==> build 92: inputs <==
// MIPS
module MIPS(clk, reset, imem_addr, imem_data, dmem_addr, dmem_wdata, dmem_we, dmem_rdata);
	input clk, reset;
	output [31:0] imem_addr;
	input [31:0] imem_data;
	output [31:0] dmem_addr, dmem_wdata;
	output dmem_we;
	input [31:0] dmem_rdata;
	wire [31:0] Instr;
	wire RegDst, ALUSrc, MemToReg, RegWr, MemWr, Branch, Jump, JR, ZeroExt, xRt, xRs, AccZero, AccBranch;
	wire [1:0] ALUCntrl;
	wire [4:0] Rs, Rt, Rd, WriteRegister;
	wire [31:0] WriteData;
	wire [31:0] ReadData1, ReadData2;
	wire [31:0] BussB;
	wire zero, overflow, CarryOut, negative;
	wire [15:0] Imm16;
	wire [31:0] Extended;
	wire [25:0] TargetInstr;
	wire [31:0] ForwardA, ForwardB;
	wire [31:0] p_Instr;
	wire [15:0] p_Imm16;
	wire p_AccBranch;
	wire ex_MemToReg, ex_RegWr, ex_MemWr;
	wire [1:0] ex_ALUCntrl;
	wire [4:0] ex_WriteRegister;
	wire [15:0] ex_Imm16;
	wire [31:0] ex_ReadData1, ex_ReadData2, ex_BussB;
	wire [31:0] ex_ALUOut;	
	wire mem_MemToReg, mem_RegWr, mem_MemWr;
	wire [4:0] mem_WriteRegister;
	wire [31:0] mem_ReadData2;
	wire [31:0] mem_ALUOut, mem_MemOut;
	wire wr_RegWr;
	wire [4:0] wr_WriteRegister;
	wire [31:0] wr_WriteData;
	FetchUnit Fetch1(.Branch(p_AccBranch), .Zero(AccZero), .Jump(Jump), .JR(JR), .TargetInstr(TargetInstr), 
						  .Regrs(ForwardA), .Imm16(p_Imm16), .Instr, .Address(imem_addr), .InstrIn(imem_data), .clk, .reset);
	CheckBranch CheckAccBranch(.Opcode(Instr[31:26]), .AccBranch);
   PipelineRegister InstrReg (.in(Instr), .out(p_Instr), .clk, .reset);
   PipelineImm Imm16Reg (.in(Instr[15:0]), .out(p_Imm16), .clk, .reset);
	D_FF BranchReg (.q(p_AccBranch), .d(AccBranch),.reset, .clk);
	regfile reg1(.ReadData1, .ReadData2, .WriteData(wr_WriteData), 
			  .ReadRegister1(Rs), .ReadRegister2(Rt), .WriteRegister(wr_WriteRegister),
			  .RegWrite(wr_RegWr), .clk(clk));
	Control cntrl (.Instr(p_Instr), .RegDst, .WriteRegister, .ALUSrc, .MemToReg, .RegWr, .MemWr, .Branch, 
						.Jump, .JR, .ALUCntrl, .ZeroExt, .Rs, .Rt, .Rd, .xRs, .xRt, .Imm16, .TargetInstr);
	Extend Ext1(.Imm16, .Extended, .Ext(ZeroExt));
	mux32_2to1 alusrc(.Input0(ForwardB),.Input1(Extended),.s(ALUSrc),.Out(BussB));
  ...
clock: 24.0 ns
lec_check: 0
cap_margin: 20
core_margin: 2
core_utilization: 40
cts_cluster_size: 86
gpl_routability_driven: 0
place_density_lb_addon: 0.03
slew_margin: 20
run.sh (not shown) runs the stock make flow with config.mk's settings and CLKGATE_MAP_FILE=.
==> inputs of build 83, as changes to build 92 <==
Settings changed: CORE_UTILIZATION 40 to 65, CTS_CLUSTER_SIZE 86 to unset, GPL_ROUTABILITY_DRIVEN 0 to unset, PLACE_DENSITY_LB_ADDON 0.03 to unset.
==> flow/constraint.sdc (replaced) <==
create_clock -name core_clock -period 19.2 [get_ports {clk}]
set_input_delay 3.8400 -clock core_clock [delete_from_list [all_inputs] [get_ports {clk}]]
set_output_delay 3.8400 -clock core_clock [all_outputs]
set_load 0.01 [all_outputs]
==> inputs of trial 56, as changes to build 92 <==
Settings changed: ABC_AREA set to 0, CAP_MARGIN 20 to 35, CELL_PAD_IN_SITES_DETAIL_PLACEMENT set to 1, CELL_PAD_IN_SITES_GLOBAL_PLACEMENT set to 2, CORE_MARGIN 2 to 5, GPL_TIMING_DRIVEN set to 0, MAX_ROUTING_LAYER set to met4, MIN_ROUTING_LAYER set to met1, PLACE_DENSITY set to 0.37, PLACE_DENSITY_LB_ADDON 0.03 to unset, SLEW_MARGIN 20 to 15.
==> flow/constraint.sdc (replaced) <==
create_clock -name core_clock -period 41.6 [get_ports {clk}]
set_input_delay 8.3200 -clock core_clock [delete_from_list [all_inputs] [get_ports {clk}]]
set_output_delay 8.3200 -clock core_clock [all_outputs]
set_load 0.01 [all_outputs]
==> comparison <==
Critical path depth is the same in trial 56 and build 83. The highest clock power belongs to build 83, the lowest to trial 56. Total power: build 83 is higher than build 92 (20%). In flip-flop count, trial 56 and build 92 do not differ. Sequential share of layout area, lowest first: trial 56, build 92, build 83. Between trial 56 and build 83, the lower clock-buffer cell count is in build 83 (gap 26). Against trial 56, the die size of build 83 is lower by 40%. Against build 83, the via count of trial 56 is higher by about 8%. Sequential power: build 83 > build 92 > trial 56. Clock skew, highest first: trial 56, build 83, build 92. Build 83 completed, yet does not pass: negative setup slack. Trial 56 ran to the end with no violations. Build 92 finished with timing, DRC and antenna clean.

========
==> trial 65: inputs <==
Starting RTL as in the previous note.
clock: 19.5 ns
lec_check: 0
abc_area: 1
cap_margin: 20
cell_pad_in_sites_global_placement: 0
core_margin: 2
core_utilization: 72
cts_cluster_diameter: 326
gpl_routability_driven: 1
hold_slack_margin: -0.08
max_routing_layer: met4
slew_margin: 25
==> inputs of build 5, as changes to trial 65 <==
- ABC_AREA: 1 -> not set
- CAP_MARGIN: 20 -> 35
- CELL_PAD_IN_SITES_GLOBAL_PLACEMENT: 0 -> not set
- CORE_UTILIZATION: 72 -> 70
- CTS_CLUSTER_DIAMETER: 326 -> 203
- CTS_CLUSTER_SIZE: not set -> 20
- GPL_ROUTABILITY_DRIVEN: 1 -> not set
- HOLD_SLACK_MARGIN: -0.08 -> not set
- MAX_ROUTING_LAYER: met4 -> not set
- PLACE_DENSITY: not set -> 0.76
- SLEW_MARGIN: 25 -> 20
==> flow/constraint.sdc (replaced) <==
create_clock -name core_clock -period 18.5 [get_ports {clk}]
set_input_delay 3.7000 -clock core_clock [delete_from_list [all_inputs] [get_ports {clk}]]
set_output_delay 3.7000 -clock core_clock [all_outputs]
set_load 0.01 [all_outputs]
==> flow_summary_export.csv <==
group,metric,value,unit
run_status,outcome,"finished with violations",
run_status,failed_layout_checks,"setup timing",
cells_and_area,num-clock-buffers,95,
cells_and_area,post_layout_nonfiller_instances,5410,
pwr,pwr-share-clk,28.0,%
cells_and_area,comb_share,34.7,%
pwr,netSwitchingFraction,28.2,%
clocking,cts_resized,19,
sta,final_critical_path_setup_slack,-4.56,ns
routing,dr_wl_met3,40200,um
place,place_hpwl,140000,um
place,post-place-ws,-5.86,ns
pwr,power.combinational.fraction,18.3,%
global_routing,first_global_vias,44500,
hold_path,min-delay-start,"ReadReg2.out[26]",
sta,setup_viol,13,
sta,fin_crit,23.06,ns
critical_path,crit_path_top_delay_cell,"fa_2",
The numbers above come from build 5.

==> flow_summary_export.csv <==
group,metric,value,unit
routing,dr_wl_met3,49900,um
place,place_hpwl,147000,um
place,post-place-ws,-3.08,ns
cells_and_area,num-clock-buffers,167,
cells_and_area,flop-count,1271,
run_status,failed_layout_checks,"setup timing",
sta,setup_viol,10,
pwr,netSwitchingFraction,29.4,%
run_status,outcome,"finished with violations",
pwr,p_leak,0.0306,uW
synthesis,synth.ff_latch_count,1271,
cells_and_area,comb_share,34.4,%
critical_path,crit_path_top_delay_cell,"fa_1",
clocking,cts_resized,10,
clocking,clock_tree.htree_level_count,4,
hold_path,min-delay-start,"ReadReg2.out[11]",
cells_and_area,post_layout_nonfiller_instances,9100,
synthesis,ys_sh_adder,1.85,%
pwr,pwr-share-clk,37.6,%
sta,final_critical_path_setup_slack,-3.09,ns
global_routing,first_global_vias,58900,
sta,fin_crit,22.59,ns
The numbers above come from trial 65.

Power and IR drop assume default switching activity.
